## Classic_Pong_Top
module Classic_Pong_Top (
    input clk_i,
    input rst_i,
    input UART_RX_i,
    input sw1_i,
    input sw2_i,
    input sw3_i,
    input sw4_i,
    output VGA_Hsync_o,
    output VGA_Vsync_o,
    output VGA_Red_0_o,
    output VGA_Red_1_o,
    output VGA_Red_2_o,
    output VGA_Grn_0_o,
    output VGA_Grn_1_o,
    output VGA_Grn_2_o,
    output VGA_Blu_0_o,
    output VGA_Blu_1_o,
    output VGA_Blu_2_o
);
Size in the first run: about 2600 cells after synthesis, ~18 I/O pins, about 18000 µm² of cells after synthesis.
Settings: LEC_CHECK=0, ABC_AREA=1, CAP_MARGIN=20, CORE_MARGIN=2, CORE_UTILIZATION=72, CTS_CLUSTER_SIZE=72, PLACE_DENSITY=0.38, SETUP_SLACK_MARGIN=-0.14, SLEW_MARGIN=20; clock period 5.31 ns.
run.sh (not shown) runs the stock make flow with config.mk's settings and CLKGATE_MAP_FILE=.
The first run produced a clean layout.
Edit:
Settings changed: CTS_CLUSTER_SIZE 72 to 15, GPL_ROUTABILITY_DRIVEN from default to 0, PLACE_DENSITY 0.38 to default, PLACE_DENSITY_LB_ADDON from default to 0.01.
Effect: The changed run finished clean. Area after synthesis is unchanged. Sequential power stays flat. Worst hold slack improves by 0.0055 ns. Cell area stays flat. Worst setup slack improves by 0.16 ns. Wire length is lower by a few percent. Synthesized cell count stays the same.
Edit:
Settings changed: ABC_AREA 1 to default, CTS_CLUSTER_SIZE 15 to default, GPL_ROUTABILITY_DRIVEN 0 to default, PLACE_DENSITY_LB_ADDON 0.01 to default, SETUP_SLACK_MARGIN -0.14 to 1.58.
Outcome: Power goes up by 0.38%; die size went down by 10%; fmax falls by 14%; global-route usage is lower by 4.0 points.
Edit:
Settings changed: ABC_AREA from default to 1, CTS_CLUSTER_SIZE from default to 15, GPL_ROUTABILITY_DRIVEN from default to 0, PLACE_DENSITY_LB_ADDON from default to 0.08, SETUP_SLACK_MARGIN 1.58 to default.
After rerunning:
- combinational power goes up by about 13%
- worst hold slack gets worse by 0.018 ns
- cell area increases by about 11%
- maximum frequency grows by 4.8%
- total power grows by about 5.6%
Edit:
Settings changed: ABC_AREA 1 to default, CTS_CLUSTER_SIZE 15 to default, GPL_ROUTABILITY_DRIVEN 0 to default, PLACE_DENSITY_LB_ADDON 0.08 to 0.01, SETUP_SLACK_MARGIN from default to 1.57.
What happened:
- The new run completed without violations
- final area went down by 9.9%
- core utilization went up by 0.30 points
- non-clock buffer count is unchanged
- register-to-register slack gets worse by 0.25 ns
- via count went down by 23%
- area after synthesis went down by 10%

---

Starting RTL as in the previous note.
export LEC_CHECK = 0
export ABC_AREA = 1
export CAP_MARGIN = 20
export CORE_MARGIN = 2
export CORE_UTILIZATION = 72
export CTS_CLUSTER_DIAMETER = 371
export CTS_CLUSTER_SIZE = 14
export GPL_TIMING_DRIVEN = 0
export PLACE_DENSITY_LB_ADDON = 0.08
export SETUP_SLACK_MARGIN = 1.49
export SLEW_MARGIN = 20
export TNS_END_PERCENT = 35
create_clock -name core_clock -period 5.31 [get_ports {clk_i}]
Rerun with:
- CORE_ASPECT_RATIO: default -> 1.34
- CTS_CLUSTER_DIAMETER: 371 -> default
- CTS_CLUSTER_SIZE: 14 -> 10
- GPL_TIMING_DRIVEN: 0 -> default
- PLACE_DENSITY: default -> 0.6
- PLACE_DENSITY_LB_ADDON: 0.08 -> default
- SETUP_SLACK_MARGIN: 1.49 -> 1.51
- TNS_END_PERCENT: 35 -> default
What happened: The new run produced a clean layout. Worst setup slack gets better by 120 ps. Via count falls by 2.1%. Cell area stays flat. Synthesized area is unchanged. Cell count falls by 1.8%. Wire length falls by 6.5%. Global-route usage falls by 2.1 points. Synthesized cell count is unchanged.
Rerun with:
- CORE_ASPECT_RATIO: 1.34 -> default
- CTS_CLUSTER_SIZE: 10 -> 15
- GPL_ROUTABILITY_DRIVEN: default -> 0
- PLACE_DENSITY: 0.6 -> default
- PLACE_DENSITY_LB_ADDON: default -> 0.02
- SETUP_SLACK_MARGIN: 1.51 -> 1.58
Effect: Fmax drops by 1.2%; setup slack loses 36 ps; final area climbs by 0.97%; cell count climbs by about 1.2%; clock power climbs by about 10%; worst hold slack gains 9.5 ps; die size stays flat; wire length stays flat; sequential share of layout area drops by 0.31 points; non-clock buffer count does not change.
Rerun with:
- CTS_CLUSTER_SIZE: 15 -> default
- GPL_ROUTABILITY_DRIVEN: 0 -> default
- PLACE_DENSITY_LB_ADDON: 0.02 -> 0.08
- SETUP_SLACK_MARGIN: 1.58 -> default
=> Total power came out higher by about 2%; count of clock-buffer cells in the layout climbs by 2; worst setup slack degrades by 88 ps; combinational power rose by about 2%; routed wire length rose by about 1.4%; worst hold slack degrades by 8.8 ps; final area hardly moves; non-clock buffer count climbs by 1; die area does not change; final cell count is unchanged; critical path depth is lower by 1.

---

== old ==
Starting RTL as in the previous note.
export LEC_CHECK = 0
export CAP_MARGIN = 20
export CORE_MARGIN = 2
export CORE_UTILIZATION = 19
export PLACE_DENSITY = 0.6
export SLEW_MARGIN = 20
create_clock -name core_clock -period 45.5 [get_ports {clk_i}]
Changes in new relative to old:
- swapping 19 for 40 in CORE_UTILIZATION
- swapping 45.5 for 40.0 in the clock period (ns, I/O delays scaled along)
Findings:
From old to new the numbers moved as follows: number of global-route vias before repair saw an increase; length of routed wiring on met1 saw a decrease.
new: met1 demand-to-capacity share in global routing higher than old
Changes observed in new relative to old: net switching component of the power +about 7%, total power shows an increase of 0.062 mW, post-route standard cell area excluding fillers decreased by 4.1% relative to the old numbers, required time at the worst-slack endpoint decreased by 4.40 ns relative to the old numbers, worst reg2reg path depth has remained practically unchanged.
Higher transition time at the pin with the least slew margin among old and new: old
| part of the total power dissipated in sequential elements | new vs old | 1.4 points higher |
Between old and new, violation tally from detailed-route iteration zero decreased.

---

Classic_Pong_Top again, from the RTL that the note above started with.
make LEC_CHECK=0 ABC_AREA=1 CAP_MARGIN=20 CORE_MARGIN=2 CORE_UTILIZATION=72 CTS_CLUSTER_SIZE=15 GPL_ROUTABILITY_DRIVEN=0 PLACE_DENSITY_LB_ADDON=0.03 SETUP_SLACK_MARGIN=-0.14 SLEW_MARGIN=20 finish   # period 5.31 ns
The baseline completed without violations.
Next try:
Settings changed: CAP_MARGIN 20 to 35, CTS_CLUSTER_DIAMETER set to 368, PLACE_DENSITY_LB_ADDON 0.03 to 0.02.
=>
- The new run completed without violations
- worst hold slack improved by 9.7 ps
- sequential share of layout area increases by 0.75 points
- routed wire length decreases by 2.5%
Next try:
Settings changed: CAP_MARGIN 35 to 20, CTS_CLUSTER_DIAMETER 368 to unset, CTS_CLUSTER_SIZE 15 to 71, GPL_ROUTABILITY_DRIVEN 0 to unset, PLACE_DENSITY_LB_ADDON 0.02 to 0.01.
Effect:
- The new run finished clean
- core utilization rises by 1.5 points
- power rose by 13%
- cell area goes up by 2.0%
Next try:
Settings changed: CTS_CLUSTER_DIAMETER set to 371, CTS_CLUSTER_SIZE 71 to 14, PLACE_DENSITY_LB_ADDON 0.01 to 0.08, SETUP_SLACK_MARGIN -0.14 to 1.49.
Area after synthesis is unchanged.
Design area falls by 1.7%.
Register-to-register slack loses 30 ps.
Clock skew came out higher by 13 ps.
Via count came out lower by 0.42%.
Global-route usage decreases by 0.62 points.
Fmax goes down by 1.0%.
Core utilization fell by 1.4 points.
Next try:
Settings changed: CTS_CLUSTER_DIAMETER 371 to unset, CTS_CLUSTER_SIZE 14 to 72, PLACE_DENSITY_LB_ADDON 0.08 to 0.01, SETUP_SLACK_MARGIN 1.49 to -0.14.
Outcome: Die area is unchanged. Setup slack gets better by 31 ps. Via count is higher by 0.43%. Count of clock-buffer cells in the layout is higher by 25. Synthesized cell count stays the same. Global-route usage is higher by 0.62 points. Flip-flop count is unchanged. Total power is higher by 12%. Cell area is higher by 1.7%.
Next try:
Settings changed: CAP_MARGIN 20 to 40, CTS_CLUSTER_DIAMETER set to 379, CTS_CLUSTER_SIZE 72 to 16, GPL_ROUTABILITY_DRIVEN set to 0.
After rerunning:
- The changed run passed the timing, design-rule and antenna checks
- hold slack hardly moves
- global-route usage shrinks by 1.5 points
- non-clock buffer count stays the same
- clock power shrinks by 29%
- setup slack is about the same
- total power shrinks by 14%
- combinational power grows by about 0.6%
- cell area shrinks by 2.2%
- core utilization shrinks by 1.7 points
Power is estimated from default activity; no workload was simulated.
